Design hbridgecontroller, start of the top module:
module hbridgecontroller(
input PCLK, 				 
input PRESERN, 				 
input PSEL, 				 
input PENABLE, 				 
output wire PREADY, 		 
output wire PSLVERR,		 
input PWRITE,				 
input [31:0] PADDR,			 
input wire [31:0] PWDATA,	 
output reg [31:0] PRDATA,	 
output reg motor1_pwm,
output reg motor2_pwm,
output reg [1:0] motor1_ctrl,
output reg [1:0] motor2_ctrl
);
clock: 15.4 ns
lec_check: 0
abc_area: 0
cap_margin: 20
core_margin: 2
core_utilization: 71
cts_cluster_size: 57
place_density_lb_addon: 0.0
setup_slack_margin: 4.62
slew_margin: 20
run.sh (not shown) runs the stock make flow with config.mk's settings and CLKGATE_MAP_FILE=.
The first run died in clock tree synthesis.
Then changed:
Settings changed: ABC_AREA 0 to unset, CORE_UTILIZATION 71 to 61, CTS_CLUSTER_SIZE 57 to unset, PLACE_DENSITY_LB_ADDON 0.0 to unset, SETUP_SLACK_MARGIN 4.62 to unset.
Clock period 15.4 ns to 17.3 ns, I/O delays scaled along.
=> Now the flow finished clean; synthesized cell count is unchanged; synthesized area does not change; die area goes up by 16%.
Then changed:
Settings changed: CORE_UTILIZATION 61 to 67, CTS_CLUSTER_SIZE set to 39.
Clock period 17.3 ns to 15.5 ns, I/O delays scaled along.
With this change the flow never finished: it broke off in global routing.
Area after synthesis is unchanged.
Synthesized cell count does not change.
Die size came out lower by a little under a tenth.
Then changed:
Settings changed: CORE_UTILIZATION 67 to 17, CTS_CLUSTER_SIZE 39 to 69.
Clock period 15.5 ns to 30.0 ns, I/O delays scaled along.
This time the run completed with no timing, DRC or antenna violations.
Die area goes up to 3.8 times its value.
Synthesized area is unchanged.
Synthesized cell count is unchanged.
Then changed:
Settings changed: ABC_AREA set to 1, CORE_UTILIZATION 17 to 25, CTS_CLUSTER_DIAMETER set to 386, CTS_CLUSTER_SIZE 69 to 47, PLACE_DENSITY set to 0.9.
Outcome: Power grows by a few percent; worst setup slack gains 3.6 ns; wire length is lower by about a fifth; synthesized cell count goes up by a little under a tenth; fmax grows by about a fifth; clock skew stays flat; clock-buffer cell count decreases by 1; via count is lower by a few percent; cell count fell by a few percent; hold slack improved by 0.0042 ns.

========
Starting RTL as in the previous note.
clock: 15.4 ns
lec_check: 0
abc_area: 0
cap_margin: 20
core_margin: 2
core_utilization: 71
cts_cluster_size: 34
place_density_lb_addon: 0.0
setup_slack_margin: 4.62
slew_margin: 20
The starting point failed in clock tree synthesis (4_1_cts).
==> next run, changes <==
Settings changed: ABC_AREA 0 to default, CORE_UTILIZATION 71 to 57, CTS_CLUSTER_SIZE 34 to default, PLACE_DENSITY_LB_ADDON 0.0 to default, SETUP_SLACK_MARGIN 4.62 to default.
Clock period 15.4 ns to 14.8 ns, I/O delays scaled along.
The changed run finished but failed the layout checks on negative setup slack.
Synthesized area does not change.
Die size goes up by about 24%.
Synthesized cell count is unchanged.
==> next run, changes <==
Settings changed: CORE_UTILIZATION 57 to 40.
Clock period 14.8 ns to 24.5 ns, I/O delays scaled along.
Effect:
- With this change the flow went through all stages and came out clean
- count of clock-buffer cells in the layout stays the same
- synthesized area does not change
- flip-flop count is unchanged
- worst hold slack degrades by 0.0086 ns
- design area is lower by a quarter to a third
- first-iteration DRC count came out lower by well over a third
- wire length went down by about a fifth
- via count went down by about a fifth
- setup slack improves by 3.2 ns
- core utilization goes down by 41 points
- register-to-register slack gets better by 6.2 ns
==> next run, changes <==
Settings changed: CORE_UTILIZATION 40 to 58, SETUP_SLACK_MARGIN from default to 2.36.
Clock period 24.5 ns to 13.6 ns, I/O delays scaled along.
After rerunning: The new run reached the layout checks and failed them: negative setup slack; clock power rose by well over a third; non-clock buffer count is higher by 653; via count is higher by a quarter to a third; setup slack got worse by 4.4 ns; total power came out higher by well over a third; critical path depth goes up by 12; sequential cell count does not change; count of clock-buffer cells in the layout goes up by 1; cell count rises by about a fifth; worst hold slack gains 0.021 ns; utilization is higher by 43 points.

========
## run A
hbridgecontroller again, from the RTL that the note above started with.
Design hbridgecontroller, start of the top module:
module hbridgecontroller(
input PCLK, 				 
input PRESERN, 				 
input PSEL, 				 
input PENABLE, 				 
output wire PREADY, 		 
output wire PSLVERR,		 
input PWRITE,				 
input [31:0] PADDR,			 
input wire [31:0] PWDATA,	 
output reg [31:0] PRDATA,	 
output reg motor1_pwm,
output reg motor2_pwm,
output reg [1:0] motor1_ctrl,
output reg [1:0] motor2_ctrl
);
make LEC_CHECK=0 ABC_AREA=0 CAP_MARGIN=20 CORE_MARGIN=2 CORE_UTILIZATION=71 PLACE_DENSITY_LB_ADDON=0.0 SETUP_SLACK_MARGIN=-1.0 SLEW_MARGIN=20 finish   # period 15.4 ns
Stage in which a tool error killed run A: 4_1_cts.
> inputs changed (run A -> run B)
- ABC_AREA removed (was 0)
- PLACE_DENSITY_LB_ADDON removed (was 0.0)
- SETUP_SLACK_MARGIN removed (was -1.0)
- CORE_UTILIZATION changed from 71 to 57
- the clock period (ns, I/O delays scaled along) changed from 15.4 to 13.6
==> results <==
Of run A and run B, only run A never reached the final stage. As the logs show, run A stopped at 4_1_cts after a tool error, so it never reached the end of the flow. Against run A, site row count in run B rose by more than 10%. Run B against run A: worst-case setup slack after placement now smaller; total placed cells including tap cells now larger; final weighted congestion of routability-driven global placement now smaller. Between run A and run B, die size is lower for run A, run B comes in above that. Delta (run B minus run A): post-synthesis compound-gate area fraction stayed essentially flat. Compared with run A, run B shows a post-detailed-placement cell area that is about 2.4% higher. Run A → run B: HPWL after detailed placement has decreased, placeable core region went up 23%, area after synthesis level.
The inputs of run C differ from those of run B as listed below.
- setting ABC_AREA to 1 for the first time
- changing CORE_UTILIZATION from 57 to 68
- changing the clock period (ns, I/O delays scaled along) from 13.6 to 21.2
Results
From run B to run C the numbers moved as follows: total length of routed wires fell 23000 um; combinational fraction of design power went down by 0.6 points; area reported by Yosys stat up about 0.6%; internal power of the cells now sits lower; final count of negative-setup-slack endpoints went down.
Of run C and run B, just one finished clean: run C.
Status run B: flow complete, layout not clean - negative setup slack
Critical path's slowest cell = nand3_4: run C; critical path's slowest cell = or4_4: run B
Relative to run C, the following input files were edited for run D:
- CTS_CLUSTER_DIAMETER: unset -> 302
- CTS_CLUSTER_SIZE: unset -> 98
- the clock period (ns, I/O delays scaled along): 21.2 -> 13.6
Notes after the runs:
- Apart from run D, each of run D and run C ends the flow with a layout that passes the timing, DRC and antenna checks.
- The log for run D ends in 5_1_grt with error GRT-0232, so the run never completed.
- Diff run C -> run D: multiplexer fraction of the synthesized cell area held, yosys stat chip area held, floorplan die height held, cell count after placement went up 13%, placed wire-length estimate went up 16%.
- Compared with run C, in run D die area flat, placement-stage worst setup slack decreased 3.73 ns, placer's final routability congestion estimate grew by 4.7%, post-synthesis share of cell area spent on full adders, half adders and majority gates closely matched the old numbers, clock net sink count held steady.
- Total cell area at the placement stage delta for run D relative to run C: 16% higher

========
hbridgecontroller again, from the RTL that the note above started with.
clock: 12.0 ns
lec_check: 0
abc_area: 1
cap_margin: 20
core_margin: 2
core_utilization: 70
cts_cluster_diameter: 353
cts_cluster_size: 15
gpl_routability_driven: 0
hold_slack_margin: 0.29
place_density_lb_addon: 0.04
setup_slack_margin: 3.05
slew_margin: 20
The baseline failed in clock tree synthesis (4_1_cts).
Edit:
- ABC_AREA: 1 -> unset
- CORE_UTILIZATION: 70 -> 64
- CTS_CLUSTER_DIAMETER: 353 -> unset
- CTS_CLUSTER_SIZE: 15 -> unset
- GPL_ROUTABILITY_DRIVEN: 0 -> unset
- HOLD_SLACK_MARGIN: 0.29 -> unset
- PLACE_DENSITY_LB_ADDON: 0.04 -> unset
- SETUP_SLACK_MARGIN: 3.05 -> unset
- clock period: 12.0 -> 18.5 ns (I/O delays scaled with it)
With this change the flow ran to the end with no violations.
Die area grows by a little under a tenth.
Area after synthesis came out lower slightly.
Synthesized cell count drops by a little under a tenth.

========
hbridgecontroller again, from the RTL that the note above started with.
## hbridgecontroller
module hbridgecontroller(
input PCLK, 				 
input PRESERN, 				 
input PSEL, 				 
input PENABLE, 				 
output wire PREADY, 		 
output wire PSLVERR,		 
input PWRITE,				 
input [31:0] PADDR,			 
input wire [31:0] PWDATA,	 
output reg [31:0] PRDATA,	 
output reg motor1_pwm,
output reg motor2_pwm,
output reg [1:0] motor1_ctrl,
output reg [1:0] motor2_ctrl
);
clock: 30.0 ns
lec_check: 0
cap_margin: 20
core_margin: 2
core_utilization: 30
cts_cluster_diameter: 400
cts_cluster_size: 94
slew_margin: 20
The starting point completed with no timing, DRC or antenna violations.
==> next run, changes <==
CELL_PAD_IN_SITES_GLOBAL_PLACEMENT = 3   (was default)
CORE_UTILIZATION = 40   (was 30)
CTS_CLUSTER_DIAMETER = 154   (was 400)
CTS_CLUSTER_SIZE = 96   (was 94)
Outcome:
- sequential share of layout area goes up by 0.16 points
- hold slack is worse by 4.1 ps
- worst setup slack is better by 58 ps
- cell area goes down by 1.1%
- via count goes down by 1.6%
- combinational power goes up by about 3%
- clock power goes down by about 2%
- count of clock-buffer cells in the layout is unchanged
- power hardly moves
- global-route usage goes up by 7.0 points

========
Starting RTL as in the previous note.
clock: 15.1 ns
lec_check: 0
cap_margin: 20
core_margin: 2
core_utilization: 64
cts_cluster_diameter: 51
slew_margin: 20
tns_end_percent: 5
The starting point stopped in global routing (GRT-0232).
Edit:
--- a/flow/config.mk
+++ b/flow/config.mk
@@ -10,2 +10 @@
-export CORE_UTILIZATION = 64
-export CTS_CLUSTER_DIAMETER = 51
+export CORE_UTILIZATION = 40
@@ -13 +11,0 @@
-export TNS_END_PERCENT = 5
==> flow/constraint.sdc (replaced) <==
create_clock -name core_clock -period 30.0 [get_ports {PCLK}]
set_input_delay 6.0000 -clock core_clock [delete_from_list [all_inputs] [get_ports {PCLK}]]
set_output_delay 6.0000 -clock core_clock [all_outputs]
set_load 0.01 [all_outputs]
- The new run passed the timing, DRC and antenna checks
- die size climbs by well over a third
- synthesized area stays the same
- synthesized cell count stays the same
Edit:
--- a/flow/config.mk
+++ b/flow/config.mk
@@ -8,0 +9 @@
+export CORE_ASPECT_RATIO = 1.59
@@ -11 +12 @@
-export SLEW_MARGIN = 20
+export SLEW_MARGIN = 30
The changed run went through all stages and came out clean.
Routed wire length went up by 4.5%.
Final cell count went down by 1.5%.
Sequential power stays flat.
Count of clock-buffer cells in the layout went down by 2.
Cell area hardly moves.
Setup slack degrades by 120 ps.
Global-route usage went up by 0.51 points.
Die size barely changes.
Clock skew is about the same.
Power is estimated from default activity; no workload was simulated.
